==> flow/design.v <==
module ALU (
  input  logic [31:0] A, B,
  input  logic [3:0] ALUOp,
  output logic [31:0] Result,
  output logic Zero, Carry, Overflow, Negative
);
  logic [32:0] tmp;
  always_comb begin
    tmp = 33'd0;
    Carry = 0;
    Overflow = 0;
    case (ALUOp)
      4'b0000: begin  
        tmp = A + B;
        Result = tmp[31:0];
        Carry = tmp[32];
        Overflow = (~A[31] & ~B[31] & Result[31]) | (A[31] & B[31] & ~Result[31]);
      end
      4'b0001: begin  
        tmp = A - B;
        Result = tmp[31:0];
        Carry = tmp[32];
        Overflow = (A[31] & ~B[31] & ~Result[31]) | (~A[31] & B[31] & Result[31]);
      end
      4'b0010: Result = A & B;
      4'b0011: Result = A | B;
      4'b0100: Result = A ^ B;
      4'b0101: Result = ~A;
      4'b0110: Result = ~B;
      4'b0111: Result = A << B[4:0];
      4'b1000: Result = A >> B[4:0];
      4'b1001: Result = $signed(A) >>> B[4:0];
      default: Result = 32'd0;
    endcase
    Zero = (Result == 0);
    Negative = Result[31];
  end
endmodule
module ALUControl(
  input  logic [6:0] funct7,
  input  logic [2:0] funct3,
  input  logic [6:0] opcode,
  output logic [3:0] ALUOp
);
  always_comb begin
    case (opcode)
      7'b0110011: begin  
        case ({funct7, funct3})
          10'b0000000_000: ALUOp = 4'b0000;  
          10'b0100000_000: ALUOp = 4'b0001;  
          10'b0000000_111: ALUOp = 4'b0010;  
          10'b0000000_110: ALUOp = 4'b0011;  
          10'b0000000_100: ALUOp = 4'b0100;  
          10'b0000000_001: ALUOp = 4'b0111;  
          10'b0000000_101: ALUOp = 4'b1000;  
          10'b0100000_101: ALUOp = 4'b1001;  
          default: ALUOp = 4'b1111;
        endcase
      end
      default: ALUOp = 4'b1111;
    endcase
  end
endmodule
module InstructionDecoder(
  input  logic [31:0] instruction,
  output logic [6:0]  opcode,
  output logic [4:0]  rd,
  output logic [2:0]  funct3,
  output logic [4:0]  rs1,
  output logic [4:0]  rs2,
  output logic [6:0]  funct7
);
  assign opcode = instruction[6:0];
  assign rd     = instruction[11:7];
  assign funct3 = instruction[14:12];
  assign rs1    = instruction[19:15];
  assign rs2    = instruction[24:20];
  assign funct7 = instruction[31:25];
endmodule
module ALU_Pipeline(
  input  logic clk, rst,
  input  logic [31:0] A_in, B_in,
  input  logic [31:0] instr_in,
  output logic [31:0] Result_out,
  output logic Zero_out, Carry_out, Overflow_out, Negative_out
);
  logic [31:0] A_reg, B_reg;
  logic [3:0]  ALUOp;
  logic [31:0] instr_reg;
  logic [6:0] opcode, funct7;
  logic [4:0] rd, rs1, rs2;
  logic [2:0] funct3;
  logic [31:0] Result_comb;
  logic Zero_comb, Carry_comb, Overflow_comb, Negative_comb;
  always_ff @(posedge clk or posedge rst) begin
    if (rst) begin
      A_reg <= 0;
      B_reg <= 0;
      instr_reg <= 0;
    end else begin
      A_reg <= A_in;
      B_reg <= B_in;
      instr_reg <= instr_in;
    end
  end
  InstructionDecoder decoder (
    .instruction(instr_reg),
    .opcode(opcode),
    .rd(rd),
    .funct3(funct3),
    .rs1(rs1),
    .rs2(rs2),
    .funct7(funct7)
  );
  ALUControl control (
    .opcode(opcode),
    .funct3(funct3),
    .funct7(funct7),
    .ALUOp(ALUOp)
  );
  ALU alu_inst (
    .A(A_reg),
    .B(B_reg),
    .ALUOp(ALUOp),
    .Result(Result_comb),
    .Zero(Zero_comb),
    .Carry(Carry_comb),
    .Overflow(Overflow_comb),
    .Negative(Negative_comb)
  );
  always_ff @(posedge clk or posedge rst) begin
    if (rst) begin
      Result_out <= 0;
      Zero_out <= 0;
      Carry_out <= 0;
      Overflow_out <= 0;
      Negative_out <= 0;
    end else begin
      Result_out <= Result_comb;
      Zero_out <= Zero_comb;
      Carry_out <= Carry_comb;
      Overflow_out <= Overflow_comb;
      Negative_out <= Negative_comb;
    end
  end
endmodule
==> flow/run.sh <==
#!/bin/bash
# the make line also repeats each setting of config.mk as NAME=value (left out here)
make -C /OpenROAD-flow-scripts/flow DESIGN_CONFIG=/design/flow/config.mk WORK_HOME=/design/flow/orfs CLKGATE_MAP_FILE= finish
==> flow/config.mk <==
export PLATFORM = sky130hd
export DESIGN_NAME = ALU_Pipeline
export DESIGN_NICKNAME = ALU_Pipeline
export VERILOG_FILES = /design/flow/design.v
export SDC_FILE = /design/flow/constraint.sdc
export NUM_CORES = 4
export LEC_CHECK = 0
export CAP_MARGIN = 20
export CORE_MARGIN = 2
export CORE_UTILIZATION = 70
export CTS_CLUSTER_DIAMETER = 124
export CTS_CLUSTER_SIZE = 75
export GPL_ROUTABILITY_DRIVEN = 0
export MAX_ROUTING_LAYER = met4
export MIN_ROUTING_LAYER = met1
export PLACE_DENSITY_LB_ADDON = 0.09
export SETUP_SLACK_MARGIN = 1.55
export SLEW_MARGIN = 30
==> flow/constraint.sdc <==
create_clock -name core_clock -period 5.26 [get_ports {clk}]
set_input_delay 1.0520 -clock core_clock [delete_from_list [all_inputs] [get_ports {clk}]]
set_output_delay 1.0520 -clock core_clock [all_outputs]
set_load 0.01 [all_outputs]
==> results of run 1 <==
-- metrics by stage --
stage / std cells / cell area [sq um] / utilization, %
CTS: 1973 / 16000 / 85.4
global placement: 1912 / 14900 / 79.3
detailed placement: 1912 / 14900 / 79.3
floorplan: 1627 / 13600 / -
-- layer usage --
metal | global-route usage, % | overflow
met3 | 54.4 | 0
met1 | 75.3 | 0
met2 | 87.6 | 4
met5 | - | -
met4 | 66.9 | 9
-- what timing repair did --
item,in CTS
gates cloned,2
pin swaps,25
gates resized,68
endpoints found under the setup margin,8
setup buffers,27
==> reports/results.txt, run 1 <==
async set-reset flop share out of synthesis: 100%
Yosys top cell by area: dfrtp_1
CTS max path bufs: 2
Die W: 143 microns
total global-route track usage: 73.1%
Die ar.: 0.0204 sq mm
yosys aoi share: 26.8%
grt ovf: 13
Post-synth EDFFs: 0
syn avg cell area: 8.27 sq um
stop err: [ERROR GRT-0232] Routing congestion too high. Check the congestion heatmap in the GUI.
Synth Area in Adders: 9.41%
CTS Buf Count: 17
root buffer cell: clkbuf_16
dominant cell by count in the synthesized netlist: nand2_1
top post-synthesis cells by count: nand2_1, nor2_1, a21oi_1
dpl hpwl: 36900 microns
status: aborted with a tool error
ys flops: 116
pre-CTS setup slack: 197 ps
area share, top type: 21.6%
clk sink count: 116
Syn Std Cell Area: 0.0135 sq mm
Top cells by area: dfrtp_1, ha_1, mux4_2
Most common reg cell: dfrtp_1
sequential area share after synthesis: 21.6%
Chip Area, Yosys: 0.0135 sq mm
Mux area share: 16.5%
H-tree depth: 4
yosys cell count: 1627
failing step: 5_1_grt
Core Region: 0.0188 sq mm
Yosys warning count: 3
Synth Net Count: 1825
simple share: 17.2%
Die H: 143 microns
xor/xnor share of the synthesized area: 0.846%
synth unique cells: 94
post-synthesis cell count: 1627
Core Util at FP: 71.7%
Top non-seq family: AND-OR/OR-AND gates
Site Rows: 50
hold-fix buffer count after cts: 0
IO Pins: 134
port bufs: 118
==> run 2, diff against run 1 <==
CORE_UTILIZATION = 40   (was 70)
CTS_CLUSTER_DIAMETER = not set   (was 124)
CTS_CLUSTER_SIZE = not set   (was 75)
GPL_ROUTABILITY_DRIVEN = not set   (was 0)
MAX_ROUTING_LAYER = not set   (was met4)
MIN_ROUTING_LAYER = not set   (was met1)
PLACE_DENSITY_LB_ADDON = not set   (was 0.09)
SETUP_SLACK_MARGIN = not set   (was 1.55)
SLEW_MARGIN = 20   (was 30)
clock period = 4.11 ns   (was 5.26 ns; I/O delays follow)
==> run 2 against run 1 <==
  * The layout now fails its checks (negative setup slack)
  * Synthesized area did not move
  * Synthesized cell count did not move
  * Die size rose by 73%
==> reports/results.txt, run 2 <==
status: failed layout checks (was aborted with a tool error)
Failing Checks: negative setup slack
Top cells by area: dfrtp_1, ha_1, mux4_2 (unchanged)
Hold WC Path Type: in -> reg
Latency at later pin: 470 ps
critical path class: reg -> reg
post-layout period usage: 116%
largest net degree at the start of global routing: 65
nets@finish: 2356
Pleak: 0.00891 uW
P_seq: 1260 uW
switching power: 1830 uW
DR vias: 16.1k
sequential area share after synthesis: 21.6% (unchanged)
Mux area share: 16.5% (unchanged)
Top non-seq family: AND-OR/OR-AND gates (unchanged)
CTS Buf Count: 17 (unchanged)
Critical Path Fanout Max: 24
Critical Path Source: B_reg[1]
Setup TNS: -663 ps
Routed wire per std cell: 25.0 microns
Via density: 6.15
Chip Area, Yosys: 0.0135 sq mm (unchanged)
Max Clk Rate: 0.209 GHz
Synth Area in Adders: 9.41% (unchanged)
max_cap viols: 0
H-tree depth: 4 (unchanged)
port bufs: 118 (unchanged)
Die H: 187 microns (was 143 microns)
Die ar.: 0.0351 sq mm (was 0.0204 sq mm)
Syn Std Cell Area: 0.0135 sq mm (unchanged)
CP Launch Type: register
xor/xnor share of the synthesized area: 0.846% (unchanged)
Post-synth EDFFs: 0 (unchanged)
Most common reg cell: dfrtp_1 (unchanged)
crit-path most repeated cell: or4_4
clock power share: 32.8%
synth unique cells: 94 (unchanged)
critical path's slowest cell: mux4_1
WP data arrival: 5140 ps
clk sink count: 116 (unchanged)
Sw Ratio: 36.8%
Core Util at FP: 40.3% (was 71.7%)
Register-to-Register Path Depth: 15
CP delay by family, top: simple AND/OR/NAND/NOR gates
First-pass DRT Iterations: 8
Worst path max stage delay: 600 ps
CP Depth: 15
number of cells in the design after placement: 2578 (was 1912)
OpenROAD warning count: 110
relative slew slack: 33.7%
antenna violations before repair: 1
crit-path cells: buf_4 > buf_4 > buf_12 > mux4_1 > nand2_1 > o311a_1 > a211o_1 > o21ai_0 > a221o_1 > nor4_1 > nand4bb_1 > or4_4 > or4_4 > or4_4 > nor4_4
minimum hold slack: 781 ps
maximum vdd ir drop: 315 uV
syn avg cell area: 8.27 sq um (unchanged)
reg2reg end: Zero_out
Yosys top cell by area: dfrtp_1 (unchanged)
number of DRC markers in iteration 0: 1778
CTS max path bufs: 2 (unchanged)
vias in the first global route: 15.8k
internal power: 3150 uW
Synth Net Count: 1825 (unchanged)
clock transition at the registers of the reported paths: 70 ps
RSZ-0062 raised after global routing: true
simple share: 17.2% (unchanged)
post-layout util: 58.5%
final hold violation count: 0
top post-synthesis cells by count: nand2_1, nor2_1, a21oi_1 (unchanged)
Worst Hold Launch: A_in[14]
slew at the pin closest to its max-slew limit: 979 ps
Core Region: 0.0334 sq mm (was 0.0188 sq mm)
Worst Hold End: A_reg[14]
Routed Antenna Nets: 0
post-route setup slack: -663 ps
Final min period: 4770 ps
total global-route track usage: 37.1%
dpl hpwl: 53100 microns (was 36900 microns)
ys flops: 116 (unchanged)
CTS tree: built
Site Rows: 67 (was 50)
IO Pins: 134 (unchanged)
Final setup viols: 1
Worst setup EP type: register
Final Max Slew Viols: 0
dominant cell by count in the synthesized netlist: nand2_1 (unchanged)
CP endpoint: Zero_out
top power group: combinational cells
Final Skew: 18.7 ps
Clk power: 1630 uW
Power Density: 256 mW/mm^2
total wire length: 65400 microns
routability cong.: 1.07
Post-route DRC: 0
Ant. Diodes: 0
combinational group power: 2090 uW
yosys cell count: 1627 (unchanged)
async set-reset flop share out of synthesis: 100% (unchanged)
Die W: 187 microns (was 143 microns)
first-pass GRT wire length: 97900 microns
critical path required time: 4470 ps
final std cells w/o fill: 2619
sequential share of power: 25.3%
power share of the combinational group: 42.0%
post-synthesis cell count: 1627 (unchanged)
Crit path buffers/inverters: 3
R2R Path Start: B_reg[1]
hold path depth: 1
root buffer cell: clkbuf_16 (unchanged)
yosys aoi share: 26.8% (unchanged)
Yosys warning count: 3 (unchanged)
Area Growth Syn to Fin: 45.0%
reg2reg setup slack: -660 ps
area share, top type: 21.6% (unchanged)
grt ovf: 0
[run 2: layout make-up]
type	count	area, sq um
clock inverters	14	190
clock buffers	18	429
inverters	99	379
flip-flops and latches	116	2920
fillers	3101	13900
repair buffers	648	5280
well taps	448	561
multi-input cells	1276	9750
[run 2: per-layer routing]
metal,GRT usage [%],vias up,share of wire [%]
li1,-,7170,-
met1,49.2,7860,41
met2,59.0,913,45
met3,6.83,159,8.7
met4,16.9,0,4.6
met5,0,-,0
[run 2: repair_timing]
action / 4_1_cts / 5_1_grt
setup endpoints to repair: 1 / 3
pin swaps: 7 / 7
resized: 26 / 29
setup buffers: 7 / 2
gates cloned: 0 / 0
hold buffers: 0 / 0
[run 2: through the flow]
step           cell area (sq um)  power (uW)  setup WS (ps)
6_report                   19500        4990           -663
5_1_grt                    19500        5190           -768
4_1_cts                    19400        4930           -637
3_5_place_dp               18600        3260           -875
3_3_place_gp               18600        3240           -841
2_1_floorplan              13500        2260           -664
==> run 3, diff against run 2 <==
ABC_AREA = 1   (was not set)
CORE_UTILIZATION = 69   (was 40)
CTS_CLUSTER_DIAMETER = 400   (was not set)
CTS_CLUSTER_SIZE = 100   (was not set)
PLACE_DENSITY = 0.86   (was not set)
TNS_END_PERCENT = 10   (was not set)
clock period = 3.32 ns   (was 4.11 ns; I/O delays follow)
==> run 3 against run 2 <==
  * The run now fails in 5_1_grt
  * Synthesized cell count rose by 72%
  * Synthesized area grew 15%
  * Die size shrank 32%
==> reports/results.txt, run 3 <==
dpl cell area: 0.0173 sq mm (was 0.0186 sq mm)
port bufs: 118 (unchanged)
Top cells by area: nand2_1, dfrtp_1, nand3_1 (was dfrtp_1, ha_1, mux4_2)
Die ar.: 0.0237 sq mm (was 0.0351 sq mm)
CTS Buf Count: 17 (unchanged)
postcts setup bufs: 0 (was 7)
Synth Area in Adders: 8.15% (was 9.41%)
top post-synthesis cells by count: nand2_1, nand3_1, inv_1 (was nand2_1, nor2_1, a21oi_1)
area share, top type: 21.4% (was 21.6%)
Chip Area, Yosys: 0.0155 sq mm (was 0.0135 sq mm)
clk sink count: 116 (unchanged)
Post-synth EDFFs: 0 (unchanged)
Yosys warning count: 3 (unchanged)
grt ovf: 3
Mux area share: 0% (was 16.5%)
Synth Net Count: 2998 (was 1825)
post-synthesis cell count: 2800 (was 1627)
dominant cell by count in the synthesized netlist: nand2_1 (unchanged)
total global-route track usage: 65.6%
Die W: 154 microns (was 187 microns)
Site Rows: 54 (was 67)
xor/xnor share of the synthesized area: 1.18% (was 0.846%)
yosys cell count: 2800 (was 1627)
routability cong.: 1.25 (was 1.07)
stop err: [ERROR GRT-0232] Routing congestion too high. Check the congestion heatmap in the GUI.
Syn Std Cell Area: 0.0155 sq mm (was 0.0135 sq mm)
IO Pins: 134 (unchanged)
H-tree depth: 4 (unchanged)
Die H: 154 microns (was 187 microns)
syn avg cell area: 5.55 sq um (was 8.27 sq um)
yosys aoi share: 8.79% (was 26.8%)
dpl hpwl: 51200 microns (was 53100 microns)
synth unique cells: 49 (was 94)
simple share: 50.9% (was 17.2%)
root buffer cell: clkbuf_16 (unchanged)
failing step: 5_1_grt
ys flops: 116 (unchanged)
CTS max path bufs: 2 (unchanged)
Core Region: 0.0220 sq mm (was 0.0334 sq mm)
status: aborted with a tool error (was failed layout checks)
Resized Gates After CTS: 0 (was 26)
async set-reset flop share out of synthesis: 100% (unchanged)
hold-fix buffer count after cts: 0 (unchanged)
number of cells in the design after placement: 3156 (was 2578)
Top non-seq family: simple AND/OR/NAND/NOR gates (was AND-OR/OR-AND gates)
Yosys top cell by area: nand2_1 (was dfrtp_1)
Core Util at FP: 70.8% (was 40.3%)
Most common reg cell: dfrtp_1 (unchanged)
sequential area share after synthesis: 18.7% (was 21.6%)
==> run 3: per-layer routing <==
metal  overflow  global-route usage (%)
met4          2                    53.1
met3          0                    47.8
met2          1                    82.6
met5          0                    17.4
met1          0                    71.6
==> run 3: through the flow <==
stage,utilization [%],hold slack (ps),setup WS [ps]
after floorplan,-,663,389
after global placement,78.8,686,191
after CTS,81.4,653,96.0
after detailed placement,78.8,689,157
==> run 4, diff against run 3 <==
CAP_MARGIN = 40   (was 20)
CORE_UTILIZATION = 66   (was 69)
CTS_CLUSTER_DIAMETER = 42   (was 400)
CTS_CLUSTER_SIZE = not set   (was 100)
PLACE_DENSITY = not set   (was 0.86)
SETUP_SLACK_MARGIN = -0.32   (was not set)
TNS_END_PERCENT = not set   (was 10)
clock period = 5.72 ns   (was 3.32 ns; I/O delays follow)
==> run 4 against run 3 <==
  * Now clean on timing, DRC and antenna
  * Die size is 4.4% higher
  * Synthesized cell count unchanged
  * Synthesized area unchanged
==> reports/results.txt, run 4 <==
Mux area share: 0% (unchanged)
CTS tree: built
Worst Hold Launch: B_reg[31]
final hold violation count: 0
Final Skew: 15.6 ps
Top non-seq family: simple AND/OR/NAND/NOR gates (unchanged)
clock transition at the registers of the reported paths: 70 ps
status: complete, no violations (was aborted with a tool error)
Yosys warning count: 3 (unchanged)
largest net degree at the start of global routing: 76
Synth Area in Adders: 8.15% (unchanged)
xor/xnor share of the synthesized area: 1.18% (unchanged)
Area Growth Syn to Fin: 12.1%
relative slew slack: 27.5%
max_cap viols: 0
async set-reset flop share out of synthesis: 100% (unchanged)
reg2reg end: Zero_out
Site Rows: 56 (was 54)
clock power share: 38.6%
Worst Hold End: Overflow_out
reg2reg setup slack: 1570 ps
Yosys top cell by area: nand2_1 (unchanged)
Sw Ratio: 42.0%
Core Util at FP: 66.8% (was 70.8%)
routability cong.: 1.17 (was 1.25)
root buffer cell: clkbuf_16 (unchanged)
Final min period: 4150 ps
port bufs: 118 (unchanged)
pre-CTS setup slack: 2050 ps (was 157 ps)
OpenROAD warning count: 109
Worst path max stage delay: 720 ps
Via density: 6.64
Syn Std Cell Area: 0.0155 sq mm (unchanged)
antenna violations before repair: 2
post-layout period usage: 72.5%
synth unique cells: 49 (unchanged)
Clk power: 1240 uW
yosys cell count: 2800 (unchanged)
post-route setup slack: 1570 ps
number of DRC markers in iteration 0: 4804
Critical Path Fanout Max: 47
IO Pins: 134 (unchanged)
Power Density: 185 mW/mm^2
vias in the first global route: 18.9k
switching power: 1350 uW
syn avg cell area: 5.55 sq um (unchanged)
ys flops: 116 (unchanged)
CP delay by family, top: simple AND/OR/NAND/NOR gates
critical path required time: 6100 ps
Routed wire per std cell: 22.7 microns
fillers: 2034
crit-path most repeated cell: nand2_1
dominant cell by count in the synthesized netlist: nand2_1 (unchanged)
H-tree depth: 4 (unchanged)
combinational group power: 1080 uW
Synth Net Count: 2998 (unchanged)
Register-to-Register Path Depth: 18
total wire length: 71700 microns
simple share: 50.9% (unchanged)
sequential share of power: 28.0%
nets@finish: 3025
Die W: 157 microns (was 154 microns)
Final setup viols: 0
R2R Path Start: instr_reg[12]
first-pass GRT wire length: 107000 microns
dpl hpwl: 50900 microns (was 51200 microns)
CTS Buf Count: 17 (unchanged)
clk sink count: 116 (unchanged)
maximum vdd ir drop: 174 uV
Hold WC Path Type: reg -> reg
Die ar.: 0.0248 sq mm (was 0.0237 sq mm)
Pleak: 0.00942 uW
yosys aoi share: 8.79% (unchanged)
CP Launch Type: register
Core Region: 0.0233 sq mm (was 0.0220 sq mm)
top power group: clock
crit-path cells: inv_1 > nor2_1 > nand2_1 > nand2_1 > nand2_1 > nand3_2 > nand3_1 > buf_4 > nor2_2 > nand2_1 > nor2_1 > nor2_1 > nand2_1 > nor2_1 > nand2_1 > nor2_1 > nand2_1 > nor2_1
area share, top type: 21.4% (unchanged)
total global-route track usage: 57.4%
sequential area share after synthesis: 18.7% (unchanged)
Final Max Slew Viols: 0
Worst setup EP type: register
Post-route DRC: 0
DR vias: 21.0k
hold-fix buffer count after cts: 0 (unchanged)
Routed Antenna Nets: 0
Top cells by area: nand2_1, dfrtp_1, nand3_1 (unchanged)
CP Depth: 18
post-layout util: 74.9%
final instance area: 0.0174 sq mm
post-synthesis cell count: 2800 (unchanged)
power share of the combinational group: 33.5%
Post-synth EDFFs: 0 (unchanged)
Most common reg cell: dfrtp_1 (unchanged)
P_seq: 902 uW
Die H: 157 microns (was 154 microns)
CP endpoint: Zero_out
critical path's slowest cell: nand2_1
slew at the pin closest to its max-slew limit: 1090 ps
Setup TNS: 0 ps
First-pass DRT Iterations: 22
Chip Area, Yosys: 0.0155 sq mm (unchanged)
CTS max path bufs: 2 (unchanged)
internal power: 1870 uW
Critical Path Source: instr_reg[12]
hold path depth: 3
Resized Gates After CTS: 0 (unchanged)
Crit path buffers/inverters: 2
top post-synthesis cells by count: nand2_1, nand3_1, inv_1 (unchanged)
dpl cell area: 0.0168 sq mm (was 0.0173 sq mm)
critical path class: reg -> reg
grt ovf: 0
Latency at later pin: 460 ps
Max Clk Rate: 0.241 GHz
postcts setup bufs: 0 (unchanged)
RSZ-0062 raised after global routing: false
WP data arrival: 4520 ps
## run 4: cell type report
| class | count | area [sq um] | area share, % |
|---|---|---|---|
| multi-input combinational | 2197 | 10700 | 61.7 |
| sequential | 116 | 2910 | 16.7 |
| timing repair buffer | 145 | 1420 | 8.16 |
| inverter | 350 | 1320 | 7.55 |
| clock buffer | 17 | 425 | 2.44 |
| tap | 319 | 399 | 2.29 |
| clock inverter | 15 | 206 | 1.18 |
| antenna | 1 | 2.50 | 0.0144 |
## run 4: metrics by stage
step / cells / power, uW / hold slack (ps)
floorplan: 2800 / 1580 / 663
detailed placement: 3126 / 1900 / 743
global route: 3159 / 3310 / 809
finish: 3160 / 3230 / 765
global placement: 3120 / 1870 / 714
CTS: 3158 / 3110 / 767
## run 4: per-layer routing
metal	vias up	GRT usage, %	routed length, microns
met1	9003	66.1	23000
met3	666	28.5	13200
li1	9087	-	-
met2	2235	77.4	26900
met4	2	50.6	8500
met5	-	1.66	19
==> run 5, diff against run 4 <==
CAP_MARGIN = 20   (was 40)
CELL_PAD_IN_SITES_GLOBAL_PLACEMENT = 1   (was not set)
CORE_ASPECT_RATIO = 1.19   (was not set)
CORE_UTILIZATION = 50   (was 66)
CTS_CLUSTER_DIAMETER = 332   (was 42)
CTS_CLUSTER_SIZE = 90   (was not set)
GPL_TIMING_DRIVEN = 0   (was not set)
PLACE_DENSITY = 0.42   (was not set)
SETUP_SLACK_MARGIN = 1.62   (was -0.32)
SLEW_MARGIN = 35   (was 20)
TNS_END_PERCENT = 5   (was not set)
clock period = 7.0 ns   (was 5.72 ns; I/O delays follow)
==> run 5 against run 4 <==
  * Critical endpoint unchanged
  * Register-to-register slack better by 460 ps
  * First-iteration DRC count decreased by 14%
  * Largest power group is now combinational cells
  * Worst hold slack worse by 18 ps
  * Total power fell by 19%
  * Critical path depth is 3 higher
  * Clock-buffer cell count did not move
  * Synthesized area did not move
  * Largest cell class unchanged
  * Via count is 2.2% higher
  * Combinational power fell by about 10%
  * Cell count up 5.9%
==> reports/results.txt, run 5 <==
CTS tree: built (unchanged)
ys flops: 116 (unchanged)
RSZ-0062 raised after global routing: false (unchanged)
sequential share of power: 28.1% (was 28.0%)
P_seq: 731 uW (was 902 uW)
Core Region: 0.0307 sq mm (was 0.0233 sq mm)
Yosys warning count: 3 (unchanged)
grt ovf: 0 (unchanged)
Critical Path Fanout Max: 11 (was 47)
Yosys top cell by area: nand2_1 (unchanged)
total wire length: 83000 microns (was 71700 microns)
power share of the combinational group: 36.5% (was 33.5%)
crit-path most repeated cell: nand2_1 (unchanged)
number of DRC markers in iteration 0: 4123 (was 4804)
R2R Path Start: B_reg[2] (was instr_reg[12])
Routed wire per std cell: 24.8 microns (was 22.7 microns)
CP delay by family, top: simple AND/OR/NAND/NOR gates (unchanged)
top power group: combinational cells (was clock)
syn avg cell area: 5.55 sq um (unchanged)
Synth Area in Adders: 8.15% (unchanged)
WP data arrival: 5320 ps (was 4520 ps)
Top non-seq family: simple AND/OR/NAND/NOR gates (unchanged)
reg2reg setup slack: 2030 ps (was 1570 ps)
largest net degree at the start of global routing: 60 (was 76)
clk sink count: 116 (unchanged)
dominant cell by count in the synthesized netlist: nand2_1 (unchanged)
Final Max Slew Viols: 0 (unchanged)
yosys aoi share: 8.79% (unchanged)
H-tree depth: 4 (unchanged)
post-synthesis cell count: 2800 (unchanged)
relative slew slack: 27.2% (was 27.5%)
top post-synthesis cells by count: nand2_1, nand3_1, inv_1 (unchanged)
synth unique cells: 49 (unchanged)
Latency at later pin: 450 ps (was 460 ps)
First-pass DRT Iterations: 13 (was 22)
OpenROAD warning count: 109 (unchanged)
root buffer cell: clkbuf_16 (unchanged)
critical path class: reg -> reg (unchanged)
Critical Path Source: B_reg[2] (was instr_reg[12])
Worst path max stage delay: 430 ps (was 720 ps)
Setup TNS: 0 ps (unchanged)
Max Clk Rate: 0.201 GHz (was 0.241 GHz)
clock power share: 35.4% (was 38.6%)
CTS Buf Count: 17 (unchanged)
vias in the first global route: 19.5k (was 18.9k)
critical path's slowest cell: ha_1 (was nand2_1)
Post-route DRC: 0 (unchanged)
simple share: 50.9% (unchanged)
Worst Hold Launch: B_reg[31] (unchanged)
Die W: 166 microns (was 157 microns)
CP Launch Type: register (unchanged)
antenna violations before repair: 2 (unchanged)
Top cells by area: nand2_1, dfrtp_1, nand3_1 (unchanged)
first-pass GRT wire length: 119000 microns (was 107000 microns)
Via density: 6.41 (was 6.64)
max_cap viols: 0 (unchanged)
grt met2 use: 73.3% (was 77.4%)
postcts setup bufs: 0 (unchanged)
critical path required time: 7360 ps (was 6100 ps)
Post-synth EDFFs: 0 (unchanged)
CP Depth: 21 (was 18)
Ant. Diodes: 0 (was 1)
Hold WC Path Type: reg -> reg (unchanged)
Sw Ratio: 44.0% (was 42.0%)
Resized Gates After CTS: 0 (unchanged)
Worst setup EP type: register (unchanged)
final hold violation count: 0 (unchanged)
post-layout period usage: 71.0% (was 72.5%)
dpl hpwl: 64800 microns (was 50900 microns)
nets@finish: 3136 (was 3025)
Area Growth Syn to Fin: 14.8% (was 12.1%)
combinational group power: 950 uW (was 1080 uW)
switching power: 1140 uW (was 1350 uW)
DR vias: 21.5k (was 21.0k)
Power Density: 146 mW/mm^2 (was 185 mW/mm^2)
slew at the pin closest to its max-slew limit: 1080 ps (was 1090 ps)
routability cong.: 1.21 (was 1.17)
Die H: 196 microns (was 157 microns)
xor/xnor share of the synthesized area: 1.18% (unchanged)
Register-to-Register Path Depth: 21 (was 18)
area share, top type: 21.4% (unchanged)
async set-reset flop share out of synthesis: 100% (unchanged)
Site Rows: 70 (was 56)
IO Pins: 134 (unchanged)
clock transition at the registers of the reported paths: 70 ps (about the same)
met3 Track Usage GR: 17.7% (was 28.5%)
port bufs: 118 (unchanged)
Syn Std Cell Area: 0.0155 sq mm (unchanged)
Final min period: 4970 ps (was 4150 ps)
Pleak: 0.00958 uW (was 0.00942 uW)
CP endpoint: Zero_out (unchanged)
status: complete, no violations (unchanged)
total global-route track usage: 49.2% (was 57.4%)
reg2reg end: Zero_out (unchanged)
Routed Antenna Nets: 0 (unchanged)
Final Skew: 20.3 ps (was 15.6 ps)
internal power: 1460 uW (was 1870 uW)
Clk power: 919 uW (was 1240 uW)
hold-fix buffer count after cts: 0 (unchanged)
Most common reg cell: dfrtp_1 (unchanged)
Die ar.: 0.0325 sq mm (was 0.0248 sq mm)
maximum vdd ir drop: 137 uV (was 174 uV)
Core Util at FP: 50.7% (was 66.8%)
CTS max path bufs: 2 (unchanged)
gr busiest metal: met2 (unchanged)
Worst Hold End: Overflow_out (unchanged)
Final setup viols: 0 (unchanged)
hold path depth: 3 (unchanged)
sequential area share after synthesis: 18.7% (unchanged)
Chip Area, Yosys: 0.0155 sq mm (unchanged)
yosys cell count: 2800 (unchanged)
Synth Net Count: 2998 (unchanged)
met1 global-route usage: 56.7% (was 66.1%)
crit-path cells: clkbuf_1 > clkinv_1 > buf_2 > buf_1 > ha_1 > buf_2 > inv_1 > nand2_1 > nand3_1 > nand2_1 > nand3_1 > nand2_1 > nand4_1 > nand3_1 > and2_1 > nand2_1 > nor2_1 > nand2_1 > nor2_1 > nand2_1 > nor2_1 (was inv_1 > nor2_1 > nand2_1 > nand2_1 > nand2_1 > nand3_2 > nand3_1 > buf_4 > nor2_2 > nand2_1 > nor2_1 > nor2_1 > nand2_1 > nor2_1 > nand2_1 > nor2_1 > nand2_1 > nor2_1)
Crit path buffers/inverters: 6 (was 2)
Mux area share: 0% (unchanged)
post-layout util: 58.2% (was 74.9%)
==> run 5: final cells by class <==
| class | count | area [sq um] |
|---|---|---|
| fill | 3199 | 12800 |
| multi-input combinational | 2197 | 10700 |
| inverter | 350 | 1320 |
| sequential | 116 | 2900 |
| buffer | 137 | 597 |
| tap | 396 | 495 |
| clock buffer | 17 | 425 |
| clock inverter | 15 | 156 |
| timing repair buffer | 119 | 1210 |
==> run 5: metrics by stage <==
stage / cells / cell area (sq um) / power (uW) / hold slack, ps / worst slack, ps
2_1_floorplan: 2800 / 15500 / 1290 / 663 / 2530
6_report: 3347 / 17800 / 2600 / 747 / 2030
5_1_grt: 3347 / 17800 / 2680 / 787 / 2020
4_1_cts: 3347 / 17800 / 2520 / 736 / 2410
3_5_place_dp: 3315 / 17300 / 1610 / 720 / 2450
3_3_place_gp: 3314 / 17200 / 1600 / 702 / 1020
==> run 5: metal layers <==
layer	share of wire (%)	wire (microns)	vias up
met2	40	33600	1976
met4	10	8590	4
met1	34	27900	9548
met5	0.029	24	-
met3	16	12900	618
li1	-	-	9315
==> run 6, diff against run 5 <==
ABC_AREA = not set   (was 1)
CELL_PAD_IN_SITES_GLOBAL_PLACEMENT = not set   (was 1)
CORE_ASPECT_RATIO = not set   (was 1.19)
CORE_UTILIZATION = 54   (was 50)
CTS_CLUSTER_DIAMETER = 124   (was 332)
CTS_CLUSTER_SIZE = 75   (was 90)
GPL_ROUTABILITY_DRIVEN = 0   (was not set)
GPL_TIMING_DRIVEN = not set   (was 0)
MAX_ROUTING_LAYER = met4   (was not set)
MIN_ROUTING_LAYER = met1   (was not set)
PLACE_DENSITY = not set   (was 0.42)
PLACE_DENSITY_LB_ADDON = 0.09   (was not set)
SETUP_SLACK_MARGIN = not set   (was 1.62)
SLEW_MARGIN = 30   (was 35)
TNS_END_PERCENT = not set   (was 5)
clock period = 5.03 ns   (was 7.0 ns; I/O delays follow)
==> run 6 against run 5 <==
  * Largest power group unchanged
  * Clock skew fell by 6.2 ps
  * Highest routed layer is now met4
  * Register-to-register slack got worse by 1900 ps
  * Sequential power rose by 41%
  * Critical path type unchanged
  * Via count fell by 30%
  * Cell count fell by 36%
==> reports/results.txt, run 6 <==
status: complete, no violations (unchanged)
yosys aoi share: 26.8% (was 8.79%)
sequential area share after synthesis: 21.6% (was 18.7%)
Routed wire per std cell: 25.3 microns (was 24.8 microns)
Ant. Diodes: 0 (unchanged)
First-pass DRT Iterations: 12 (was 13)
Site Rows: 57 (was 70)
Worst setup EP type: register (unchanged)
async set-reset flop share out of synthesis: 100% (unchanged)
crit-path most repeated cell: or4_1 (was nand2_1)
Final Power: 3620 uW (was 2600 uW)
WP data arrival: 5270 ps (was 5320 ps)
Die ar.: 0.0262 sq mm (was 0.0325 sq mm)
area share, top type: 21.6% (was 21.4%)
Core Util at FP: 55.2% (was 50.7%)
reg2reg setup slack: 110 ps (was 2030 ps)
CTS tree: built (unchanged)
Worst Hold Launch: B_reg[31] (unchanged)
Die H: 162 microns (was 196 microns)
CTS Buf Count: 17 (unchanged)
Via density: 7.10 (was 6.41)
grt ovf: 0 (unchanged)
post-synthesis cell count: 1627 (was 2800)
Max Clk Rate: 0.203 GHz (was 0.201 GHz)
Final setup viols: 0 (unchanged)
DR vias: 15.1k (was 21.5k)
critical path's slowest cell: mux4_2 (was ha_1)
slew at the pin closest to its max-slew limit: 1040 ps (was 1080 ps)
power share of the combinational group: 38.2% (was 36.5%)
clock transition at the registers of the reported paths: 60 ps (was 70 ps)
dominant cell by count in the synthesized netlist: nand2_1 (unchanged)
Routed Antenna Nets: 0 (unchanged)
Clk power: 1210 uW (was 919 uW)
critical path class: reg -> reg (unchanged)
clock power share: 33.3% (was 35.4%)
Post-synth EDFFs: 0 (unchanged)
H-tree depth: 4 (unchanged)
Register-to-Register Path Depth: 14 (was 21)
Synth Area in Adders: 9.41% (was 8.15%)
hold-fix buffer count after cts: 0 (unchanged)
Worst path max stage delay: 570 ps (was 430 ps)
root buffer cell: clkbuf_16 (unchanged)
P_seq: 1030 uW (was 731 uW)
port bufs: 118 (unchanged)
Hold WC Path Type: reg -> reg (unchanged)
Final min period: 4920 ps (was 4970 ps)
Power Density: 220 mW/mm^2 (was 146 mW/mm^2)
first-pass GRT wire length: 80700 microns (was 119000 microns)
CP endpoint: Zero_out (unchanged)
Most common reg cell: dfrtp_1 (unchanged)
Yosys warning count: 3 (unchanged)
IO Pins: 134 (unchanged)
maximum vdd ir drop: 166 uV (was 137 uV)
OpenROAD warning count: 107 (was 109)
max_cap viols: 0 (unchanged)
Worst Hold End: Overflow_out (unchanged)
hold path depth: 3 (unchanged)
Top non-seq family: AND-OR/OR-AND gates (was simple AND/OR/NAND/NOR gates)
relative slew slack: 29.5% (was 27.2%)
Final Max Slew Viols: 0 (unchanged)
Crit path buffers/inverters: 2 (was 6)
Die W: 162 microns (was 166 microns)
switching power: 1380 uW (was 1140 uW)
total wire length: 53900 microns (was 83000 microns)
top power group: combinational cells (unchanged)
CP Launch Type: register (unchanged)
CP Depth: 14 (was 21)
simple share: 17.2% (was 50.9%)
Final Skew: 14.1 ps (was 20.3 ps)
largest net degree at the start of global routing: 87 (was 60)
top post-synthesis cells by count: nand2_1, nor2_1, a21oi_1 (was nand2_1, nand3_1, inv_1)
crit-path cells: buf_12 > buf_16 > mux4_2 > mux2i_2 > o22ai_1 > o31ai_2 > nand4_1 > a221oi_1 > o22ai_2 > or3_1 > or4_1 > or4_4 > or4_1 > nor4_2 (was clkbuf_1 > clkinv_1 > buf_2 > buf_1 > ha_1 > buf_2 > inv_1 > nand2_1 > nand3_1 > nand2_1 > nand3_1 > nand2_1 > nand4_1 > nand3_1 > and2_1 > nand2_1 > nor2_1 > nand2_1 > nor2_1 > nand2_1 > nor2_1)
CTS max path bufs: 2 (unchanged)
Mux area share: 16.5% (was 0%)
Syn Std Cell Area: 0.0135 sq mm (was 0.0155 sq mm)
Post-route DRC: 0 (unchanged)
Sw Ratio: 38.1% (was 44.0%)
combinational group power: 1380 uW (was 950 uW)
reg2reg end: Zero_out (unchanged)
Synth Net Count: 1825 (was 2998)
dpl hpwl: 40600 microns (was 64800 microns)
total global-route track usage: 41.5% (was 49.2%)
CP delay by family, top: simple AND/OR/NAND/NOR gates (unchanged)
post-layout period usage: 97.8% (was 71.0%)
pre-CTS setup slack: 70.9 ps (was 2450 ps)
R2R Path Start: B_reg[1] (was B_reg[2])
xor/xnor share of the synthesized area: 0.846% (was 1.18%)
antenna violations before repair: 0 (was 2)
sequential share of power: 28.5% (was 28.1%)
number of DRC markers in iteration 0: 2607 (was 4123)
Area Growth Syn to Fin: 22.2% (was 14.8%)
synth unique cells: 94 (was 49)
yosys cell count: 1627 (was 2800)
vias in the first global route: 13.9k (was 19.5k)
Critical Path Source: B_reg[1] (was B_reg[2])
Yosys top cell by area: dfrtp_1 (was nand2_1)
final hold violation count: 0 (unchanged)
ys flops: 116 (unchanged)
nets@finish: 1990 (was 3136)
Latency at later pin: 450 ps (about the same)
minimum hold slack: 796 ps (was 747 ps)
Critical Path Fanout Max: 25 (was 11)
syn avg cell area: 8.27 sq um (was 5.55 sq um)
clk sink count: 116 (unchanged)
Core Region: 0.0244 sq mm (was 0.0307 sq mm)
fillers: 2044 (was 3199)
Pleak: 0.00708 uW (was 0.00958 uW)
Top cells by area: dfrtp_1, ha_1, mux4_2 (was nand2_1, dfrtp_1, nand3_1)
internal power: 2240 uW (was 1460 uW)
critical path required time: 5380 ps (was 7360 ps)
Chip Area, Yosys: 0.0135 sq mm (was 0.0155 sq mm)
post-route setup slack: 111 ps (was 2030 ps)
==> run 6: metal layers <==
| layer | GRT usage, % | share of wire (%) |
|---|---|---|
| met1 | 53.7 | 37 |
| met2 | 58.6 | 42 |
| met3 | 12.4 | 15 |
| met4 | 22.1 | 6.9 |
| met5 | - | 0 |
==> run 6: repair_timing <==
item / 4_1_cts / 5_1_grt
gates resized: 0 / 33
endpoints found under the hold margin: 0 / 0
setup endpoints to repair: 0 / 1
buffers inserted: 0 / 11
==> run 6: through the flow <==
step / setup TNS (ps) / util, % / cells / area [sq um]
2_1_floorplan: 0 / - / 1627 / 13500
3_3_place_gp: 0 / 64.0 / 2085 / 15600
3_5_place_dp: 0 / 64.0 / 2085 / 15600
4_1_cts: 0 / 66.3 / 2117 / 16200
5_1_grt: -27.5 / 67.5 / 2129 / 16500
6_report: 0 / 67.5 / 2129 / 16500
==> run 6: area by class of cell <==
type | count | area [sq um] | share of cell area (%)
Inverter | 99 | 377 | 2.29
Tap cell | 324 | 405 | 2.46
Sequential cell | 116 | 2920 | 17.7
Clock inverter | 15 | 134 | 0.814
Clock buffer | 17 | 425 | 2.59
Multi-Input combinational cell | 1276 | 9690 | 58.9
Timing Repair Buffer | 282 | 2510 | 15.2
==> run 7, diff against run 6 <==
ABC_AREA = 1   (was not set)
CAP_MARGIN = 5   (was 20)
CORE_ASPECT_RATIO = 1.2   (was not set)
CORE_UTILIZATION = 72   (was 54)
CTS_CLUSTER_SIZE = 57   (was 75)
GPL_ROUTABILITY_DRIVEN = 1   (was 0)
HOLD_SLACK_MARGIN = -0.08   (was not set)
MIN_ROUTING_LAYER = met2   (was met1)
PLACE_DENSITY = 0.4   (was not set)
PLACE_DENSITY_LB_ADDON = not set   (was 0.09)
SETUP_SLACK_MARGIN = 1.4   (was not set)
clock period = 9.32 ns   (was 5.03 ns; I/O delays follow)
==> run 7 against run 6 <==
  * The run now fails in 5_1_grt
  * Synthesized cell count up 72%
  * Synthesized area up 15%
  * Die size down 13%
==> reports/results.txt, run 7 <==
async set-reset flop share out of synthesis: 100% (unchanged)
syn avg cell area: 5.55 sq um (was 8.27 sq um)
H-tree depth: 4 (unchanged)
simple share: 50.9% (was 17.2%)
Synth Net Count: 2998 (was 1825)
Most common reg cell: dfrtp_1 (unchanged)
dominant cell by count in the synthesized netlist: nand2_1 (unchanged)
yosys cell count: 2800 (was 1627)
dpl hpwl: 48500 microns (was 40600 microns)
pre-CTS setup slack: 5220 ps (was 70.9 ps)
port bufs: 118 (unchanged)
yosys aoi share: 8.79% (was 26.8%)
top post-synthesis cells by count: nand2_1, nand3_1, inv_1 (was nand2_1, nor2_1, a21oi_1)
Chip Area, Yosys: 0.0155 sq mm (was 0.0135 sq mm)
ys flops: 116 (unchanged)
Core Util at FP: 73.8% (was 55.2%)
Synth Area in Adders: 8.15% (was 9.41%)
Die H: 165 microns (was 162 microns)
failing step: 5_1_grt
Core Region: 0.0210 sq mm (was 0.0244 sq mm)
sequential area share after synthesis: 18.7% (was 21.6%)
Die ar.: 0.0228 sq mm (was 0.0262 sq mm)
xor/xnor share of the synthesized area: 1.18% (was 0.846%)
CTS max path bufs: 2 (unchanged)
Yosys top cell by area: nand2_1 (was dfrtp_1)
Die W: 138 microns (was 162 microns)
status: aborted with a tool error (was complete, no violations)
Yosys warning count: 3 (unchanged)
Resized Gates After CTS: 0 (unchanged)
synth unique cells: 49 (was 94)
Top cells by area: nand2_1, dfrtp_1, nand3_1 (was dfrtp_1, ha_1, mux4_2)
hold-fix buffer count after cts: 0 (unchanged)
post-synthesis cell count: 2800 (was 1627)
Post-synth EDFFs: 0 (unchanged)
IO Pins: 134 (unchanged)
total global-route track usage: 101%
area share, top type: 21.4% (was 21.6%)
CTS Buf Count: 17 (unchanged)
Syn Std Cell Area: 0.0155 sq mm (was 0.0135 sq mm)
postcts setup bufs: 0 (unchanged)
grt ovf: 915
root buffer cell: clkbuf_16 (unchanged)
Top non-seq family: simple AND/OR/NAND/NOR gates (was AND-OR/OR-AND gates)
clk sink count: 116 (unchanged)
Mux area share: 0% (was 16.5%)
routability cong.: 1.54
Site Rows: 58 (was 57)
stop err: [ERROR GRT-0116] Global routing finished with congestion. Check the congestion regions in the DRC Viewer.
## run 7: metrics by stage
step	cell area [sq um]	total power [uW]	util, %	hold WS [ps]	instances
after CTS	17200	1840	81.7	737	3101
after global placement	16600	1140	78.9	713	3069
after detailed placement	16600	1160	78.9	721	3069
after floorplan	15500	969	-	663	2800
## run 7: metal layers
metal  overflow  global-route usage, %
met1          -                      -
met2        163                   97.6
met3        650                    112
met4        102                   88.0
met5          -                      -
==> run 8, diff against run 7 <==
ABC_AREA = 0   (was 1)
CAP_MARGIN = 20   (was 5)
CORE_ASPECT_RATIO = not set   (was 1.2)
CORE_UTILIZATION = 58   (was 72)
CTS_CLUSTER_DIAMETER = not set   (was 124)
CTS_CLUSTER_SIZE = 20   (was 57)
GPL_ROUTABILITY_DRIVEN = not set   (was 1)
HOLD_SLACK_MARGIN = not set   (was -0.08)
MAX_ROUTING_LAYER = not set   (was met4)
MIN_ROUTING_LAYER = not set   (was met2)
PLACE_DENSITY = not set   (was 0.4)
SETUP_SLACK_MARGIN = 1.03   (was 1.4)
SLEW_MARGIN = 20   (was 30)
clock period = 3.55 ns   (was 9.32 ns; I/O delays follow)
==> run 8 against run 7 <==
  * The flow again stops in 5_1_grt
  * Synthesized area is 13% lower
  * Synthesized cell count is 42% lower
  * Die size is 7.3% higher
==> reports/results.txt, run 8 <==
status: aborted with a tool error (unchanged)
failing step: 5_1_grt (unchanged)
stop err: [ERROR GRT-0116] Global routing finished with congestion. Check the congestion regions in the DRC Viewer. (unchanged)
routability cong.: 1.17 (was 1.54)
simple share: 17.2% (was 50.9%)
syn avg cell area: 8.27 sq um (was 5.55 sq um)
Most common reg cell: dfrtp_1 (unchanged)
Yosys warning count: 3 (unchanged)
total global-route track usage: 71.9%
port bufs: 118 (unchanged)
yosys aoi share: 26.8% (was 8.79%)
Site Rows: 55 (was 58)
Synth Net Count: 1825 (was 2998)
root buffer cell: clkbuf_16 (unchanged)
hold-fix buffer count after cts: 0 (unchanged)
Die H: 156 microns (was 165 microns)
Post-synth EDFFs: 0 (unchanged)
Core Region: 0.0227 sq mm (was 0.0210 sq mm)
number of cells in the design after placement: 2463 (was 3069)
CTS max path bufs: 2 (unchanged)
grt ovf: 50
H-tree depth: 4 (unchanged)
Top non-seq family: AND-OR/OR-AND gates (was simple AND/OR/NAND/NOR gates)
CTS Buf Count: 17 (unchanged)
sequential area share after synthesis: 21.6% (was 18.7%)
dominant cell by count in the synthesized netlist: nand2_1 (unchanged)
dpl cell area: 0.0189 sq mm (was 0.0166 sq mm)
pre-CTS setup slack: -1330 ps (was 5220 ps)
Synth Area in Adders: 9.41% (was 8.15%)
Syn Std Cell Area: 0.0135 sq mm (was 0.0155 sq mm)
post-synthesis cell count: 1627 (was 2800)
synth unique cells: 94 (was 49)
IO Pins: 134 (unchanged)
area share, top type: 21.6% (was 21.4%)
clk sink count: 116 (unchanged)
yosys cell count: 1627 (was 2800)
Mux area share: 16.5% (was 0%)
Top cells by area: dfrtp_1, ha_1, mux4_2 (was nand2_1, dfrtp_1, nand3_1)
Die ar.: 0.0244 sq mm (was 0.0228 sq mm)
Die W: 156 microns (was 138 microns)
Yosys top cell by area: dfrtp_1 (was nand2_1)
xor/xnor share of the synthesized area: 0.846% (was 1.18%)
Chip Area, Yosys: 0.0135 sq mm (was 0.0155 sq mm)
ys flops: 116 (unchanged)
dpl hpwl: 49600 microns (was 48500 microns)
top post-synthesis cells by count: nand2_1, nor2_1, a21oi_1 (was nand2_1, nand3_1, inv_1)
Core Util at FP: 59.3% (was 73.8%)
async set-reset flop share out of synthesis: 100% (unchanged)
-- run 8: what timing repair did --
action                     in CTS
setup endpoints to repair      35
buffers inserted               32
pin swaps                      63
resized                       239
cloned                          5
-- run 8: stage by stage --
| stage | hold WS, ps | utilization [%] |
|---|---|---|
| after detailed placement | 755 | 83.3 |
| after CTS | 691 | 92.5 |
| after global placement | 715 | 83.3 |
| after floorplan | 670 | - |
-- run 8: layer usage --
layer | GRT overflow | GRT usage (%)
met5 | 0 | 11.4
met4 | 24 | 69.5
met3 | 0 | 51.9
met2 | 26 | 90.3
met1 | 0 | 75.2
==> run 9, diff against run 8 <==
ABC_AREA = not set   (was 0)
CORE_UTILIZATION = 67   (was 58)
CTS_CLUSTER_DIAMETER = 269   (was not set)
CTS_CLUSTER_SIZE = 93   (was 20)
PLACE_DENSITY = 0.39   (was not set)
SETUP_SLACK_MARGIN = not set   (was 1.03)
clock period = 8.1 ns   (was 3.55 ns; I/O delays follow)
==> run 9 against run 8 <==
  * Synthesized area did not move
  * The run now finishes clean
  * Synthesized cell count did not move
  * Die size fell by 13%
==> reports/results.txt, run 9 <==
number of DRC markers in iteration 0: 3286
Yosys top cell by area: dfrtp_1 (unchanged)
Register-to-Register Path Depth: 15
Synth Net Count: 1825 (unchanged)
critical path class: reg -> reg
Final setup viols: 0
dpl cell area: 0.0145 sq mm (was 0.0189 sq mm)
clock transition at the registers of the reported paths: 90 ps
CTS max path bufs: 2 (unchanged)
Sw Ratio: 39.2%
Worst path max stage delay: 610 ps
Mux area share: 16.5% (unchanged)
post-layout period usage: 79.6%
largest net degree at the start of global routing: 70
Core Util at FP: 68.7% (was 59.3%)
Core Region: 0.0196 sq mm (was 0.0227 sq mm)
fillers: 1421
Final Skew: 28.1 ps
Top cells by area: dfrtp_1, ha_1, mux4_2 (unchanged)
max_cap viols: 0
hold-fix buffer count after cts: 0 (unchanged)
CP delay by family, top: AND-OR/OR-AND gates
crit-path most repeated cell: or4_1
CP Depth: 15
port bufs: 118 (unchanged)
Worst Hold Launch: B_reg[31]
RSZ-0062 raised after global routing: false
first-pass GRT wire length: 83000 microns
xor/xnor share of the synthesized area: 0.846% (unchanged)
Final Max Slew Viols: 0
Die ar.: 0.0212 sq mm (was 0.0244 sq mm)
Routed Antenna Nets: 0
CTS Buf Count: 17 (unchanged)
Resized Gates After CTS: 0 (was 239)
antenna violations before repair: 2
Setup TNS: 0 ps
critical path's slowest cell: inv_1
Critical Path Fanout Max: 50
grt ovf: 0
vias in the first global route: 14.3k
maximum vdd ir drop: 137 uV
Routed wire per std cell: 28.7 microns
Chip Area, Yosys: 0.0135 sq mm (unchanged)
ys flops: 116 (unchanged)
nets@finish: 1846
DR vias: 15.4k
yosys aoi share: 26.8% (unchanged)
postcts setup bufs: 0 (was 32)
total global-route track usage: 50.6%
final std cells w/o fill: 1927
top power group: clock
Post-route DRC: 0
synth unique cells: 94 (unchanged)
H-tree depth: 4 (unchanged)
Worst Hold End: Overflow_out
yosys cell count: 1627 (unchanged)
sequential area share after synthesis: 21.6% (unchanged)
final hold violation count: 0
slew at the pin closest to its max-slew limit: 1150 ps
sequential share of power: 30.0%
total wire length: 55200 microns
Synth Area in Adders: 9.41% (unchanged)
R2R Path Start: B_reg[4]
minimum hold slack: 829 ps
relative slew slack: 22.5%
Final min period: 6450 ps
Critical Path Source: B_reg[4]
syn avg cell area: 8.27 sq um (unchanged)
critical path required time: 8450 ps
power share of the combinational group: 33.7%
Latency at later pin: 470 ps
reg2reg end: Zero_out
Crit path buffers/inverters: 2
async set-reset flop share out of synthesis: 100% (unchanged)
Via density: 7.97
dpl hpwl: 39500 microns (was 49600 microns)
Site Rows: 51 (was 55)
final instance area: 0.0151 sq mm
reg2reg setup slack: 1650 ps
Final Power: 2240 uW
Max Clk Rate: 0.155 GHz
crit-path cells: buf_4 > inv_1 > ha_1 > a21o_1 > a221o_1 > o21ai_1 > o21ai_0 > a21oi_1 > o21ai_0 > a211oi_1 > o32ai_1 > or4_1 > or4_1 > or4_1 > nor4_2
top post-synthesis cells by count: nand2_1, nor2_1, a21oi_1 (unchanged)
number of cells in the design after placement: 1894 (was 2463)
Worst setup EP type: register
Top non-seq family: AND-OR/OR-AND gates (unchanged)
Post-synth EDFFs: 0 (unchanged)
status: complete, no violations (was aborted with a tool error)
Pleak: 0.00635 uW
WP data arrival: 6800 ps
OpenROAD warning count: 109
area share, top type: 21.6% (unchanged)
combinational group power: 756 uW
Power Density: 149 mW/mm^2
clk sink count: 116 (unchanged)
hold path depth: 3
routability cong.: 1.17 (about the same)
Die W: 146 microns (was 156 microns)
dominant cell by count in the synthesized netlist: nand2_1 (unchanged)
internal power: 1360 uW
P_seq: 673 uW
root buffer cell: clkbuf_16 (unchanged)
clock power share: 36.2%
CP endpoint: Zero_out
simple share: 17.2% (unchanged)
IO Pins: 134 (unchanged)
Die H: 146 microns (was 156 microns)
Yosys warning count: 3 (unchanged)
Most common reg cell: dfrtp_1 (unchanged)
First-pass DRT Iterations: 15
switching power: 878 uW
Area Growth Syn to Fin: 12.0%
Syn Std Cell Area: 0.0135 sq mm (unchanged)
Hold WC Path Type: reg -> reg
Clk power: 812 uW
CTS tree: built
CP Launch Type: register
post-synthesis cell count: 1627 (unchanged)
## run 9: metrics by stage
step                      worst slack [ps]  util [%]
after floorplan                       2730         -
after global placement                2140      73.9
after detailed placement              2020      73.9
after CTS                             1970      76.9
after global routing                  1640      76.9
final                                 1650      76.9
## run 9: area by class of cell
| class | instances | area [sq um] | share of cell area (%) |
|---|---|---|---|
| clock inverters | 15 | 173 | 1.15 |
| flip-flops and latches | 116 | 2910 | 19.3 |
| clock buffers | 17 | 425 | 2.82 |
| repair buffers | 138 | 1330 | 8.83 |
| well taps | 265 | 332 | 2.20 |
| inverters | 99 | 374 | 2.48 |
| diodes | 1 | 2.50 | 0.0166 |
| multi-input cells | 1276 | 9520 | 63.2 |
## run 9: routing by layer
metal  global-route usage, %  vias to the layer above  share of wire (%)
met4                    30.9                        0                9.0
met2                    73.2                     1672                 40
met5                       0                        -                  0
li1                        -                     6161                  -
met1                    63.5                     6992                 33
met3                    20.3                      534                 17
==> run 10, diff against run 9 <==
CORE_UTILIZATION = 72   (was 67)
CTS_CLUSTER_DIAMETER = 124   (was 269)
CTS_CLUSTER_SIZE = 75   (was 93)
GPL_ROUTABILITY_DRIVEN = 0   (was not set)
MAX_ROUTING_LAYER = met4   (was not set)
MIN_ROUTING_LAYER = met1   (was not set)
PLACE_DENSITY = not set   (was 0.39)
PLACE_DENSITY_LB_ADDON = 0.09   (was not set)
SETUP_SLACK_MARGIN = -0.26   (was not set)
SLEW_MARGIN = 30   (was 20)
clock period = 6.4 ns   (was 8.1 ns; I/O delays follow)
==> run 10 against run 9 <==
  * Still clean on timing, DRC and antenna
  * Synthesized area unchanged
  * Flip-flop count stayed put
  * Cell area grew 0.26%
  * Cell count is 1.0% lower
  * Critical path depth stayed put
  * Register-to-register slack got worse by 1200 ps
  * First-iteration DRC count is 19% higher
  * Sequential share of layout area about the same
  * Wire length is 6.6% lower
  * Via count shrank 1.9%
  * Largest power group unchanged
==> reports/results.txt, run 10 <==
Area Growth Syn to Fin: 12.3% (was 12.0%)
WP data arrival: 6310 ps (was 6800 ps)
Max Clk Rate: 0.167 GHz (was 0.155 GHz)
Worst setup EP type: register (unchanged)
largest net degree at the start of global routing: 74 (was 70)
top post-synthesis cells by count: nand2_1, nor2_1, a21oi_1 (unchanged)
CP delay by family, top: simple AND/OR/NAND/NOR gates (was AND-OR/OR-AND gates)
Crit path buffers/inverters: 2 (unchanged)
Top cells by area: dfrtp_1, ha_1, mux4_2 (unchanged)
Final Skew: 14.8 ps (was 28.1 ps)
CP Launch Type: register (unchanged)
H-tree depth: 4 (unchanged)
Sw Ratio: 38.0% (was 39.2%)
Routed Antenna Nets: 0 (unchanged)
first-pass GRT wire length: 79200 microns (was 83000 microns)
Critical Path Fanout Max: 40 (was 50)
Most common reg cell: dfrtp_1 (unchanged)
CP endpoint: Zero_out (unchanged)
Top non-seq family: AND-OR/OR-AND gates (unchanged)
Final setup viols: 0 (unchanged)
port bufs: 118 (unchanged)
Mux area share: 16.5% (unchanged)
post-layout util: 81.6% (was 76.9%)
Final Max Slew Viols: 0 (unchanged)
xor/xnor share of the synthesized area: 0.846% (unchanged)
sequential share of power: 30.2% (was 30.0%)
hold path depth: 3 (unchanged)
critical path's slowest cell: a222oi_1 (was inv_1)
CTS tree: built (unchanged)
maximum vdd ir drop: 191 uV (was 137 uV)
R2R Path Start: B_reg[0] (was B_reg[4])
area share, top type: 21.6% (unchanged)
clock transition at the registers of the reported paths: 70 ps (was 90 ps)
total wire length: 51600 microns (was 55200 microns)
Critical Path Source: B_reg[0] (was B_reg[4])
Synth Net Count: 1825 (unchanged)
Site Rows: 50 (was 51)
hold-fix buffer count after cts: 0 (unchanged)
CTS Buf Count: 17 (unchanged)
Worst Hold End: Overflow_out (unchanged)
number of DRC markers in iteration 0: 3922 (was 3286)
First-pass DRT Iterations: 17 (was 15)
antenna violations before repair: 1 (was 2)
minimum hold slack: 787 ps (was 829 ps)
post-synthesis cell count: 1627 (unchanged)
final std cells w/o fill: 1907 (was 1927)
post-layout period usage: 93.3% (was 79.6%)
Worst path max stage delay: 640 ps (was 610 ps)
Clk power: 997 uW (was 812 uW)
Syn Std Cell Area: 0.0135 sq mm (unchanged)
RSZ-0062 raised after global routing: false (unchanged)
Core Util at FP: 72.7% (was 68.7%)
relative slew slack: 24.6% (was 22.5%)
CTS max path bufs: 2 (unchanged)
syn avg cell area: 8.27 sq um (unchanged)
vias in the first global route: 14.0k (was 14.3k)
Post-synth EDFFs: 0 (unchanged)
switching power: 1060 uW (was 878 uW)
Routed wire per std cell: 27.0 microns (was 28.7 microns)
total global-route track usage: 53.6% (was 50.6%)
Via density: 7.90 (was 7.97)
simple share: 17.2% (unchanged)
Post-route DRC: 0 (unchanged)
sequential area share after synthesis: 21.6% (unchanged)
nets@finish: 1857 (was 1846)
async set-reset flop share out of synthesis: 100% (unchanged)
dpl hpwl: 36100 microns (was 39500 microns)
max_cap viols: 0 (unchanged)
Yosys warning count: 3 (unchanged)
Chip Area, Yosys: 0.0135 sq mm (unchanged)
dominant cell by count in the synthesized netlist: nand2_1 (unchanged)
internal power: 1730 uW (was 1360 uW)
Final min period: 5970 ps (was 6450 ps)
Setup TNS: 0 ps (unchanged)
Worst Hold Launch: B_reg[31] (unchanged)
status: complete, no violations (unchanged)
Resized Gates After CTS: 0 (unchanged)
Register-to-Register Path Depth: 15 (unchanged)
fillers: 1211 (was 1421)
OpenROAD warning count: 107 (was 109)
Synth Area in Adders: 9.41% (unchanged)
yosys cell count: 1627 (unchanged)
number of cells in the design after placement: 1874 (was 1894)
Power Density: 185 mW/mm^2 (was 149 mW/mm^2)
ys flops: 116 (unchanged)
clock power share: 35.7% (was 36.2%)
Die ar.: 0.0198 sq mm (was 0.0212 sq mm)
combinational group power: 951 uW (was 756 uW)
synth unique cells: 94 (unchanged)
slew at the pin closest to its max-slew limit: 1120 ps (was 1150 ps)
Die H: 141 microns (was 146 microns)
yosys aoi share: 26.8% (unchanged)
postcts setup bufs: 0 (unchanged)
Hold WC Path Type: reg -> reg (unchanged)
crit-path cells: buf_4 > inv_1 > ha_1 > nand2_1 > o21ai_0 > a222oi_1 > o2111ai_1 > a2111oi_0 > o21ai_0 > nor4_1 > nand4bb_1 > or4_1 > or4_1 > or4_1 > nor4_2 (was buf_4 > inv_1 > ha_1 > a21o_1 > a221o_1 > o21ai_1 > o21ai_0 > a21oi_1 > o21ai_0 > a211oi_1 > o32ai_1 > or4_1 > or4_1 > or4_1 > nor4_2)
Pleak: 0.00640 uW (was 0.00635 uW)
reg2reg setup slack: 430 ps (was 1650 ps)
final instance area: 0.0151 sq mm (about the same)
root buffer cell: clkbuf_16 (unchanged)
crit-path most repeated cell: or4_1 (unchanged)
Latency at later pin: 440 ps (was 470 ps)
critical path class: reg -> reg (unchanged)
Die W: 141 microns (was 146 microns)
reg2reg end: Zero_out (unchanged)
final hold violation count: 0 (unchanged)
top power group: clock (unchanged)
dpl cell area: 0.0145 sq mm (about the same)
CP Depth: 15 (unchanged)
Yosys top cell by area: dfrtp_1 (unchanged)
Core Region: 0.0185 sq mm (was 0.0196 sq mm)
IO Pins: 134 (unchanged)
power share of the combinational group: 34.1% (was 33.7%)
DR vias: 15.1k (was 15.4k)
clk sink count: 116 (unchanged)
grt ovf: 0 (unchanged)
critical path required time: 6740 ps (was 8450 ps)
P_seq: 843 uW (was 673 uW)
[run 10: metal layers]
metal	GRT usage, %	vias to the layer above	part of all wire, %	routed length [microns]
li1	-	6170	-	-
met1	63.3	6725	33	16800
met2	75.2	1644	41	21300
met3	20.6	526	16	8440
met4	37.4	0	9.8	5050
met5	-	-	0	0
[run 10: layout make-up]
type	instances	area (sq um)	area share [%]
Tap cell	234	293	1.94
Inverter	99	374	2.48
Timing Repair Buffer	149	1410	9.36
Clock inverter	14	154	1.02
Multi-Input combinational cell	1276	9520	63.0
Antenna cell	1	2.50	0.0166
Sequential cell	116	2910	19.3
Clock buffer	18	439	2.91
[run 10: metrics by stage]
stage | worst slack [ps] | total power [uW]
after floorplan | 1030 | 1440
after global placement | 1080 | 1700
after detailed placement | 920 | 1730
after CTS | 839 | 2720
after global routing | 420 | 2860
final | 427 | 2790
==> run 11, diff against run 10 <==
CORE_UTILIZATION = 40   (was 72)
CTS_CLUSTER_DIAMETER = not set   (was 124)
CTS_CLUSTER_SIZE = not set   (was 75)
GPL_ROUTABILITY_DRIVEN = not set   (was 0)
MAX_ROUTING_LAYER = not set   (was met4)
MIN_ROUTING_LAYER = not set   (was met1)
PLACE_DENSITY_LB_ADDON = not set   (was 0.09)
SETUP_SLACK_MARGIN = not set   (was -0.26)
SLEW_MARGIN = 15   (was 30)
clock period = 7.26 ns   (was 6.4 ns; I/O delays follow)
==> run 11 against run 10 <==
  * Register-to-register slack improved by 840 ps
  * Total power fell by 10%
  * First-iteration DRC count fell by 52%
  * Critical path type unchanged
==> reports/results.txt, run 11 <==
status: complete, no violations (unchanged)
H-tree depth: 4 (unchanged)
dominant cell by count in the synthesized netlist: nand2_1 (unchanged)
port bufs: 118 (unchanged)
top post-synthesis cells by count: nand2_1, nor2_1, a21oi_1 (unchanged)
slew at the pin closest to its max-slew limit: 1120 ps (about the same)
Crit path buffers/inverters: 2 (unchanged)
sequential area share after synthesis: 21.6% (unchanged)
post-route setup slack: 1270 ps (was 427 ps)
First-pass DRT Iterations: 8 (was 17)
hold path depth: 3 (unchanged)
power share of the combinational group: 34.0% (was 34.1%)
Critical Path Source: B_reg[2] (was B_reg[0])
Die H: 187 microns (was 141 microns)
critical path required time: 7610 ps (was 6740 ps)
simple share: 17.2% (unchanged)
CP Depth: 14 (was 15)
Chip Area, Yosys: 0.0135 sq mm (unchanged)
combinational group power: 851 uW (was 951 uW)
Ant. Diodes: 0 (was 1)
WP data arrival: 6340 ps (was 6310 ps)
Routed Antenna Nets: 0 (unchanged)
Post-route DRC: 0 (unchanged)
number of DRC markers in iteration 0: 1901 (was 3922)
Worst path max stage delay: 630 ps (was 640 ps)
critical path's slowest cell: mux4_2 (was a222oi_1)
root buffer cell: clkbuf_16 (unchanged)
Core Region: 0.0334 sq mm (was 0.0185 sq mm)
post-synthesis cell count: 1627 (unchanged)
CTS tree: built (unchanged)
OpenROAD warning count: 107 (unchanged)
Mux area share: 16.5% (unchanged)
final instance area: 0.0154 sq mm (was 0.0151 sq mm)
P_seq: 747 uW (was 843 uW)
synth unique cells: 94 (unchanged)
nets@finish: 1861 (was 1857)
crit-path most repeated cell: or4_1 (unchanged)
RSZ-0062 raised after global routing: false (unchanged)
max_cap viols: 0 (unchanged)
IO Pins: 134 (unchanged)
Top non-seq family: AND-OR/OR-AND gates (unchanged)
Yosys top cell by area: dfrtp_1 (unchanged)
total global-route track usage: 35.0% (was 53.6%)
critical path class: reg -> reg (unchanged)
vias in the first global route: 13.6k (was 14.0k)
Pleak: 0.00643 uW (was 0.00640 uW)
routability cong.: 1.00
Critical Path Fanout Max: 49 (was 40)
Synth Net Count: 1825 (unchanged)
top power group: clock (unchanged)
dpl hpwl: 47200 microns (was 36100 microns)
Clk power: 903 uW (was 997 uW)
postcts setup bufs: 0 (unchanged)
reg2reg end: Zero_out (unchanged)
Final setup viols: 0 (unchanged)
pre-CTS setup slack: 1340 ps (was 920 ps)
hold-fix buffer count after cts: 0 (unchanged)
Top cells by area: dfrtp_1, ha_1, mux4_2 (unchanged)
R2R Path Start: B_reg[2] (was B_reg[0])
antenna violations before repair: 2 (was 1)
switching power: 937 uW (was 1060 uW)
CTS max path bufs: 2 (unchanged)
Setup TNS: 0 ps (unchanged)
Final Max Slew Viols: 0 (unchanged)
yosys aoi share: 26.8% (unchanged)
Latency at later pin: 450 ps (was 440 ps)
total wire length: 61500 microns (was 51600 microns)
Final min period: 5990 ps (was 5970 ps)
async set-reset flop share out of synthesis: 100% (unchanged)
Most common reg cell: dfrtp_1 (unchanged)
Synth Area in Adders: 9.41% (unchanged)
dpl cell area: 0.0148 sq mm (was 0.0145 sq mm)
Power Density: 162 mW/mm^2 (was 185 mW/mm^2)
Post-synth EDFFs: 0 (unchanged)
Worst Hold End: Overflow_out (unchanged)
Final Skew: 13.4 ps (was 14.8 ps)
reg2reg setup slack: 1270 ps (was 430 ps)
first-pass GRT wire length: 90700 microns (was 79200 microns)
clock transition at the registers of the reported paths: 60 ps (was 70 ps)
Final Power: 2500 uW (was 2790 uW)
Area Growth Syn to Fin: 14.6% (was 12.3%)
Worst Hold Launch: B_reg[31] (unchanged)
crit-path cells: buf_4 > buf_4 > mux4_2 > mux4_2 > nor2_1 > o32ai_1 > a211oi_2 > o311ai_1 > a211oi_1 > o32ai_1 > or4_1 > or4_1 > or4_1 > nor4_2 (was buf_4 > inv_1 > ha_1 > nand2_1 > o21ai_0 > a222oi_1 > o2111ai_1 > a2111oi_0 > o21ai_0 > nor4_1 > nand4bb_1 > or4_1 > or4_1 > or4_1 > nor4_2)
clock power share: 36.1% (was 35.7%)
minimum hold slack: 775 ps (was 787 ps)
sequential share of power: 29.9% (was 30.2%)
relative slew slack: 24.2% (was 24.6%)
CP endpoint: Zero_out (unchanged)
CP delay by family, top: simple AND/OR/NAND/NOR gates (unchanged)
CP Launch Type: register (unchanged)
ys flops: 116 (unchanged)
Routed wire per std cell: 29.0 microns (was 27.0 microns)
syn avg cell area: 8.27 sq um (unchanged)
grt ovf: 0 (unchanged)
Register-to-Register Path Depth: 14 (was 15)
largest net degree at the start of global routing: 65 (was 74)
internal power: 1560 uW (was 1730 uW)
Hold WC Path Type: reg -> reg (unchanged)
CTS Buf Count: 17 (unchanged)
area share, top type: 21.6% (unchanged)
clk sink count: 116 (unchanged)
Resized Gates After CTS: 0 (unchanged)
run 11: stage by stage:
step / instances / utilization (%)
after global placement: 2092 / 44.4
after CTS: 2124 / 46.2
final: 2124 / 46.2
after floorplan: 1627 / -
after global routing: 2124 / 46.2
after detailed placement: 2092 / 44.4
run 11: cell type report:
type	instances	area, sq um
Inverter	99	374
Sequential cell	116	2910
Fill cell	3379	17900
Timing Repair Buffer	153	1440
Multi-Input combinational cell	1276	9520
Clock buffer	19	443
Clock inverter	13	173
Tap cell	448	561
run 11: layer usage:
metal / vias up / GRT usage, % / wire, microns
met5: - / 0 / 13
met2: 868 / 52.7 / 26900
met4: 2 / 13.8 / 2280
met1: 7034 / 49.6 / 26800
li1: 6189 / - / -
met3: 132 / 6.32 / 5530
Power is estimated from default activity; no workload was simulated.
